## job 2717
Design arbiter_puf, start of the top module:
module arbiter_puf #(parameter challenge_size = 8, response_width = 24)
					(input logic [challenge_size-1 : 0] challenge,
					input logic clk, reset,
					output logic [response_width-1 : 0] response);
clock: 8.0 ns
lec_check: 0
abc_area: 1
cap_margin: 20
cell_pad_in_sites_global_placement: 1
core_margin: 2
core_utilization: 59
cts_cluster_diameter: 30
gpl_routability_driven: 0
slew_margin: 0
tns_end_percent: 30
run.sh (not shown) runs the stock make flow with config.mk's settings and CLKGATE_MAP_FILE=.
For job 6118, these inputs were changed with respect to job 2717:
Settings: CTS_CLUSTER_DIAMETER no longer set, was 30; TNS_END_PERCENT no longer set, was 30; SLEW_MARGIN now 20, was 0; CORE_UTILIZATION now 72, was 59; CELL_PAD_IN_SITES_GLOBAL_PLACEMENT no longer set, was 1; GPL_ROUTABILITY_DRIVEN no longer set, was 0; the clock period (ns, I/O delays scaled along) now 5.48, was 8.0.
Results
Lower sequential share of cell area goes to job 2717 over job 6118.
Compared with job 2717, job 6118 instantiates a smaller number of standard cells.
Job 2717 → job 6118: global-route usage increased by 3.6 points relative to the old numbers; portion of total power attributed to the clock network dropped 15 points.
Power after layout was higher in the run labelled job 6118.
On final standard cell area without fillers, the higher figure sits with job 2717, not job 6118.
Final clock period utilization by the worst path: job 6118 and job 2717 compared, higher one is job 6118
Global-route met1 utilization (higher): job 6118
Compared with job 2717, number of global-route vias before repair in job 6118 decreased by a few percent.
What job 6906 does differently from job 6118 at the input level:
Settings: clearing ABC_AREA, which used to be 1; swapping 72 for 29 in CORE_UTILIZATION; swapping 5.48 for 3.86 in the clock period (ns, I/O delays scaled along).
Notes after the runs:
Diff job 6118 -> job 6906 | detailed-route wire length on metal 1 | up by a few percent. In the tables for job 6906 and job 6118, first-pass GRT wire length reads higher with job 6118. The lower starting density of the core of job 6906 and job 6118 is in job 6906. [diff] area of the core, job 6906 relative to job 6118: regression. In job 6906, floorplan die area is higher than in job 6118.
For job 2203, these inputs were changed with respect to job 6906:
Settings: CORE_UTILIZATION now 70, was 29; CTS_CLUSTER_SIZE now 44, previously not set; SETUP_SLACK_MARGIN now 0.69, previously not set; the clock period (ns, I/O delays scaled along) now 3.76, was 3.86.
## What came out
Compared to job 6906, job 2203 has hold slack 0.24 ns lower.
Setup slack in job 2203 is larger than in job 6906.
Combinational share of cell area: job 2203 vs job 6906 up 1.3 points
For non-clock buffer total of the final layout, dividing the value from job 6906 by the value from job 2203 gives 0.904.
Number of global-route vias before repair (job 6906 / job 2203): 0.948
When the final numbers for job 2203 and job 6906 were put side by side, the antenna cell count turned out to be greater in job 6906.
Transition time at the pin with the least slew margin (lower): job 6906
Overall routing resource usage: job 2203 vs job 6906 up 14 points

* * *

arbiter_puf again, from the RTL that the note above started with.
Settings: LEC_CHECK=0, CAP_MARGIN=35, CELL_PAD_IN_SITES_DETAIL_PLACEMENT=0, CELL_PAD_IN_SITES_GLOBAL_PLACEMENT=3, CORE_MARGIN=5, CORE_UTILIZATION=46, CTS_CLUSTER_SIZE=20, GPL_ROUTABILITY_DRIVEN=0, GPL_TIMING_DRIVEN=1, HOLD_SLACK_MARGIN=0.06, MAX_ROUTING_LAYER=met4, MIN_ROUTING_LAYER=met2, PLACE_DENSITY=0.73, SLEW_MARGIN=35; clock period 6.32 ns.
Change:
Settings changed: CAP_MARGIN 35 to 20, CELL_PAD_IN_SITES_DETAIL_PLACEMENT 0 to not set, CELL_PAD_IN_SITES_GLOBAL_PLACEMENT 3 to not set, CORE_MARGIN 5 to 2, CORE_UTILIZATION 46 to 68, CTS_CLUSTER_SIZE 20 to not set, GPL_ROUTABILITY_DRIVEN 0 to not set, GPL_TIMING_DRIVEN 1 to not set, HOLD_SLACK_MARGIN 0.06 to not set, MAX_ROUTING_LAYER met4 to not set, MIN_ROUTING_LAYER met2 to not set, PLACE_DENSITY 0.73 to not set, SLEW_MARGIN 35 to 20.
Clock period 6.32 ns to 8.86 ns, I/O delays scaled along.
Sequential power shrinks by 29%; hold slack gains 0.072 ns; clock-buffer cell count shrinks by 71; power shrinks by 32%; setup slack gains 2.1 ns; cell area shrinks by 1.9%; sequential share of layout area grows by 0.91 points; global-route usage shrinks by 2.8 points; die size shrinks by 33%; via count shrinks by 27%; utilization grows by 23 points.
Change:
Settings changed: CORE_UTILIZATION 68 to 40.
Clock period 8.86 ns to 3.86 ns, I/O delays scaled along.
Count of clock-buffer cells in the layout rose by 74.
Power rose by about 140%.
Hold slack is worse by 0.037 ns.
Cell area rose by about 2.4%.
Critical path depth stays the same.
Register-to-register slack is worse by 4.6 ns.
Change:
Settings changed: CORE_UTILIZATION 40 to 57, SETUP_SLACK_MARGIN set to 0.93, TNS_END_PERCENT set to 5.
Clock period 3.86 ns to 3.76 ns, I/O delays scaled along.
Result:
- The new run completed with no timing, DRC or antenna violations
- via count is higher by 1.6%
- synthesized cell count is unchanged
- sequential share of layout area is higher by 0.42 points
- power is higher by 2.0%
No activity file was given, so power comes from the tool's default toggle rates.
